==> inputs of run a <==
==> flow/design.v <==
`timescale 1ns / 1ps
module OV7670_MemController (
    input  logic        clk,
    input  logic        reset,
    input  logic        href,
    input  logic        vsync,
    input  logic [ 7:0] ov7670_data,
    output logic        we,
    output logic [16:0] wAddr,
    output logic [15:0] wData,
    output logic        camera_dp_en,
    output logic        v_finish_camera,
    output logic [ 9:0] x_pixel_camera,
    output logic [ 9:0] y_pixel_camera
);
    logic [15:0] pixel_data;
    logic [ 9:0] h_counter;   
    logic [ 9:0] v_counter;   
    assign wAddr = v_counter * 320 + h_counter[9:1];
    assign wData = pixel_data;
    assign x_pixel_camera = h_counter / 2;
    assign y_pixel_camera = v_counter;
    assign camera_dp_en = ((x_pixel_camera < 320) && (y_pixel_camera < 240));
    always_ff @(posedge clk, posedge reset) begin
        if (reset) begin
            h_counter  <= 0;
            pixel_data <= 0;
            we         <= 1'b0;
        end else begin
            if (href) begin
                h_counter <= h_counter + 1;
                if (h_counter[0] == 0) begin
                    pixel_data[15:8] <= ov7670_data;
                    we               <= 1'b0;
                end else begin
                    pixel_data[7:0] <= ov7670_data;
                    we              <= 1'b1;
                end
            end else begin
                h_counter <= 0;
                we        <= 1'b0;
            end
        end
    end
    always_ff @(posedge clk, posedge reset) begin
        if (reset) begin
            v_counter <= 0;
        end else begin
            if (vsync) begin
                v_counter <= 0;
            end else begin
                if (h_counter == (320 * 2 - 1)) begin
                    v_counter <= v_counter + 1;
                end
            end
        end
    end
    logic v_sync_flag;
    always_ff @(posedge clk or posedge reset) begin
        if (reset) begin
            v_sync_flag <= 0;
            v_finish_camera <= 0;
        end else if (vsync) begin
            if (!v_sync_flag) begin
                v_sync_flag <= 1;
                v_finish_camera <= 1;
            end else begin
                v_finish_camera <= 0;
            end
        end else begin
            v_sync_flag <= 0;
            v_finish_camera <= 0;
        end
    end
endmodule
module negedge_detect (
    input  logic clk,
    input  logic reset,
    input  logic x,
    output logic o_tick
);
    logic tmp_reg;
    always_ff @(posedge clk or posedge reset) begin
        if (reset) begin
            tmp_reg <= 0;
        end else begin
            tmp_reg <= x;
        end
    end
    assign o_tick = (~x) & tmp_reg;
endmodule
`timescale 1ns / 1ps
module rgb_to_hsv (
    input  logic [4:0] r_data,
    input  logic [5:0] g_data,
    input  logic [4:0] b_data,
    output logic [1:0] r_g_decision,     
    output logic [7:0] s_data,
    output logic [7:0] v_data
);
    localparam GREEN_R_MAX_THRESHOLD = 120;
    localparam GREEN_G_MIN_THRESHOLD = 180;
    localparam GREEN_B_MAX_THRESHOLD = 120;
    localparam RED_R_MIN_THRESHOLD = 190;
    localparam RED_G_MAX_THRESHOLD = 100;
    localparam RED_B_MAX_THRESHOLD = 100;
    logic [7:0] r_8b;
    logic [7:0] g_8b;
    logic [7:0] b_8b;
    logic [7:0] max_val;
    logic [7:0] min_val;
    assign r_8b = {r_data, r_data[4:2]};
    assign g_8b = {g_data, g_data[5:4]};
    assign b_8b = {b_data, b_data[4:2]};
    always_comb begin
        if ((g_8b >= GREEN_G_MIN_THRESHOLD) && (r_8b <= GREEN_R_MAX_THRESHOLD) && (b_8b <= GREEN_B_MAX_THRESHOLD)) begin
            r_g_decision = 1;
        end
        else if ((r_8b >= RED_R_MIN_THRESHOLD) && (g_8b <= RED_G_MAX_THRESHOLD) && (b_8b <= RED_B_MAX_THRESHOLD)) begin
            r_g_decision = 0;
        end else begin
            r_g_decision = 2;
        end
    end
    find_max_val U_MAX_VAL (
        .x1 (r_8b),
        .x2 (g_8b),
        .x3 (b_8b),
        .max(max_val)
    );
    find_min_val U_MIN_VAL (
        .x1 (r_8b),
        .x2 (g_8b),
        .x3 (b_8b),
        .min(min_val)
    );
    assign v_data = max_val;
    always_comb begin
        if (!max_val) begin
            s_data = 0;
        end else begin
            s_data = ((max_val - min_val) * 255) / max_val;
        end
    end
endmodule
module find_max_val (
    input  logic [7:0] x1,
    input  logic [7:0] x2,
    input  logic [7:0] x3,
    output logic [7:0] max
);
    logic [7:0] temp_max;
    assign temp_max = (x1 > x2) ? x1 : x2;
    assign max = (temp_max > x3) ? temp_max : x3;
endmodule
module find_min_val (
    input  logic [7:0] x1,
    input  logic [7:0] x2,
    input  logic [7:0] x3,
    output logic [7:0] min
);
    logic [7:0] temp_min;
    assign temp_min = (x1 < x2) ? x1 : x2;
    assign min = (temp_min < x3) ? temp_min : x3;
endmodule
`timescale 1ns / 1ps
module Label_Gen (
    input  logic [7:0] s_data,
    input  logic [7:0] v_data,
    input  logic [1:0] r_g_decision,
    output logic [2:0] label_data
);
    localparam ROAD = 0;
    localparam WALK_ROAD = 1;
    localparam BACKGROUND = 2;
    localparam CAR = 3;
    localparam HUMAN = 4;
    localparam ROAD_V_THRESHOLD = 38;
    localparam ROAD_S_THRESHOLD = 77;
    localparam WALK_V_THRESHOLD = 179;
    localparam WALK_S_THRESHOLD = 51;
    always_comb begin
        if (r_g_decision == 0) begin
            label_data = CAR;
        end 
        else if (r_g_decision == 1) begin
            label_data = HUMAN;
        end 
        else if ((v_data >= WALK_V_THRESHOLD) && (s_data <= WALK_S_THRESHOLD)) begin
            label_data = WALK_ROAD;
        end
        else if((v_data <= ROAD_V_THRESHOLD) && (s_data <= ROAD_S_THRESHOLD)) begin
            label_data = ROAD;
        end 
        else begin
            label_data = BACKGROUND;
        end
    end
endmodule
`timescale 1ns / 1ps
module cam_pixel_labeler (
    input  logic        clk,
    input  logic        reset,
    input  logic        href,
    input  logic        vsync,
    input  logic [ 7:0] ov7670_data,
    output logic        we,
    output logic [16:0] wAddr,
    output logic [ 2:0] label_data,
    output logic        camera_dp_en,
    output logic        v_finish_camera,
    output logic [ 9:0] x_pixel_camera,
    output logic [ 9:0] y_pixel_camera
);
    logic [15:0] ov7670_wData;
    logic [ 1:0] r_g_decision;
    logic [ 7:0] s_data;
    logic [ 7:0] v_data;
    OV7670_MemController U_OV7670_MemController (
        .clk            (clk),
        .reset          (reset),
        .href           (href),
        .vsync          (vsync),
        .ov7670_data    (ov7670_data),
        .we             (we),
        .wAddr          (wAddr),
        .wData          (ov7670_wData),
        .camera_dp_en   (camera_dp_en),
        .v_finish_camera(v_finish_camera),
        .x_pixel_camera (x_pixel_camera),
        .y_pixel_camera (y_pixel_camera)
    );
    rgb_to_hsv U_rgb_to_hsv (
        .r_data      (ov7670_wData[15:11]),
        .g_data      (ov7670_wData[10:5]),
        .b_data      (ov7670_wData[4:0]),
        .s_data      (s_data),
        .v_data      (v_data),
        .r_g_decision(r_g_decision)
    );
    Label_Gen U_Label_Gen (
        .r_g_decision(r_g_decision),
        .s_data      (s_data),
        .v_data      (v_data),
        .label_data  (label_data)
    );
endmodule
==> flow/run.sh <==
#!/bin/bash
# the make line also repeats each setting of config.mk as NAME=value (left out here)
make -C /OpenROAD-flow-scripts/flow DESIGN_CONFIG=/design/flow/config.mk WORK_HOME=/design/flow/orfs CLKGATE_MAP_FILE= finish
==> flow/config.mk <==
export PLATFORM = sky130hd
export DESIGN_NAME = cam_pixel_labeler
export DESIGN_NICKNAME = cam_pixel_labeler
export VERILOG_FILES = /design/flow/design.v
export SDC_FILE = /design/flow/constraint.sdc
export NUM_CORES = 4
export LEC_CHECK = 0
export CAP_MARGIN = 20
export CORE_MARGIN = 2
export CORE_UTILIZATION = 72
export CTS_CLUSTER_DIAMETER = 233
export CTS_CLUSTER_SIZE = 31
export HOLD_SLACK_MARGIN = -0.09
export PLACE_DENSITY = 0.67
export SLEW_MARGIN = 20
==> flow/constraint.sdc <==
create_clock -name core_clock -period 100.0 [get_ports {clk}]
set_input_delay 20.0000 -clock core_clock [delete_from_list [all_inputs] [get_ports {clk}]]
set_output_delay 20.0000 -clock core_clock [all_outputs]
set_load 0.01 [all_outputs]
==> run b: changes against run a <==
Settings changed: CORE_UTILIZATION 72 to 20, CTS_CLUSTER_DIAMETER 233 to not set, CTS_CLUSTER_SIZE 31 to not set, HOLD_SLACK_MARGIN -0.09 to not set, PLACE_DENSITY 0.67 to 0.88, SLEW_MARGIN 20 to 0.
==> flow/constraint.sdc (replaced) <==
create_clock -name core_clock -period 150.0 [get_ports {clk}]
set_input_delay 30.0000 -clock core_clock [delete_from_list [all_inputs] [get_ports {clk}]]
set_output_delay 30.0000 -clock core_clock [all_outputs]
set_load 0.01 [all_outputs]
==> run c: changes against run a <==
Settings changed: PLACE_DENSITY 0.67 to not set.
==> qor summary <==
Result of the run: run a failed layout checks; run c failed layout checks; run b finished clean
Layout check failures: run a setup timing; run c setup timing; run b -
Met1 Routed Length: run a 34100 um; run c 34100 um; run b 30000 um
Tally of OpenROAD warnings: run a 36; run c 36; run b 32
Cell Rows: run a 66; run c 66; run b 127
Filler cells: run a 1458; run c 1458; run b 13.1k
Final cell count without fillers: run a 4023; run c 4023; run b 4780
Initial antenna violation count: run a 4; run c 4; run b 0
Wire length on met2: run a 41900 um; run c 41900 um; run b 30700 um
Die outline height: run a 187 um; run c 187 um; run b 350 um
Post-CTS clock slew at the launch and capture registers of the worst setup and hold paths: run a 0.08 ns; run c 0.08 ns; run b 0.06 ns
Wire length on met3: run a 13900 um; run c 13900 um; run b 3900 um
Buffers & Inverters on Critical Path: run a 35; run c 35; run b 28
Share of the clock period used by the worst path after layout: run a 104%; run c 104%; run b 87.7%
Least-Margin Pin Slew: run a 1.04 ns; run c 1.04 ns; run b 1.05 ns
Gate Area: run a 23500 um2; run c 23500 um2; run b 21800 um2
Clock-cell share: run a 0.491%; run c 0.491%; run b 0.655%
Total Routing Usage GR: run a 45.2%; run c 45.2%; run b 10.2%
Count of vias placed by the detailed router: run a 30.8k; run c 30.8k; run b 24.9k
Max Fanout on Critical Path: run a 14; run c 14; run b 24

========
==> inputs of job 3595 <==
// cam_pixel_labeler: RTL as listed in full above, without the edits since
Settings: LEC_CHECK=0, CAP_MARGIN=20, CORE_MARGIN=2, CORE_UTILIZATION=72, CTS_CLUSTER_DIAMETER=198, CTS_CLUSTER_SIZE=41, MAX_ROUTING_LAYER=met4, SLEW_MARGIN=20, TNS_END_PERCENT=40; clock period 99.6 ns.
run.sh (not shown) runs the stock make flow with config.mk's settings and CLKGATE_MAP_FILE=.
==> inputs of job 6858, as changes to job 3595 <==
CORE_UTILIZATION = 71   (was 72)
TNS_END_PERCENT = not set   (was 40)
==> inputs of job 739, as changes to job 3595 <==
CORE_UTILIZATION = 40   (was 72)
CTS_CLUSTER_DIAMETER = not set   (was 198)
CTS_CLUSTER_SIZE = not set   (was 41)
MAX_ROUTING_LAYER = not set   (was met4)
TNS_END_PERCENT = not set   (was 40)
==> flow/constraint.sdc (replaced) <==
create_clock -name core_clock -period 150.0 [get_ports {clk}]
set_input_delay 30.0000 -clock core_clock [delete_from_list [all_inputs] [get_ports {clk}]]
set_output_delay 30.0000 -clock core_clock [all_outputs]
set_load 0.01 [all_outputs]
==> notes <==
Job 3595 died in 5_1_grt on GRT-0232. Job 6858 finished with negative setup slack left. Job 739 went through all stages and came out clean. In job 739 the core utilization is lower than in job 6858, by 46 points. Via count: job 6858 is larger than job 739 (25%). In synthesized cell count, job 739 and job 6858 do not differ. Of job 6858 and job 739, job 6858 has the higher critical path depth (gap 1). Of job 739 and job 6858, job 6858 has the higher cell area (gap about 15%, measured against job 6858). Setup slack: job 6858 is lower than job 739 (25 ns).
==> figures <==
|  | job 6858 | job 3595 | job 739 |
|---|---|---|---|
| Min-Delay Startpoint | U_OV7670_MemController.v_sync_flag$_DFF_PP0_ | - | U_OV7670_MemController.v_sync_flag$_DFF_PP0_ |
| Status | complete, but fails checks | aborted with a tool error | finished clean |
| Failing step | - | 5_1_grt | - |
| Layout check failures | negative setup slack | - | - |
| Met3 wire length | 9320 um | - | 2170 um |
| Die Area | 0.0353 sq mm | 0.0348 sq mm | 0.0619 sq mm |
| Cell at the slowest stage of the critical path | fa_2 | - | and3_1 |
| Via density per instance | 7.41 | - | 5.99 |
| Clock buf count | 6 | - | 5 |
| Multi-input gate share of total cell area | 80.1% | - | 86.6% |
| Count of endpoints failing setup in the final report | 2 | - | 0 |
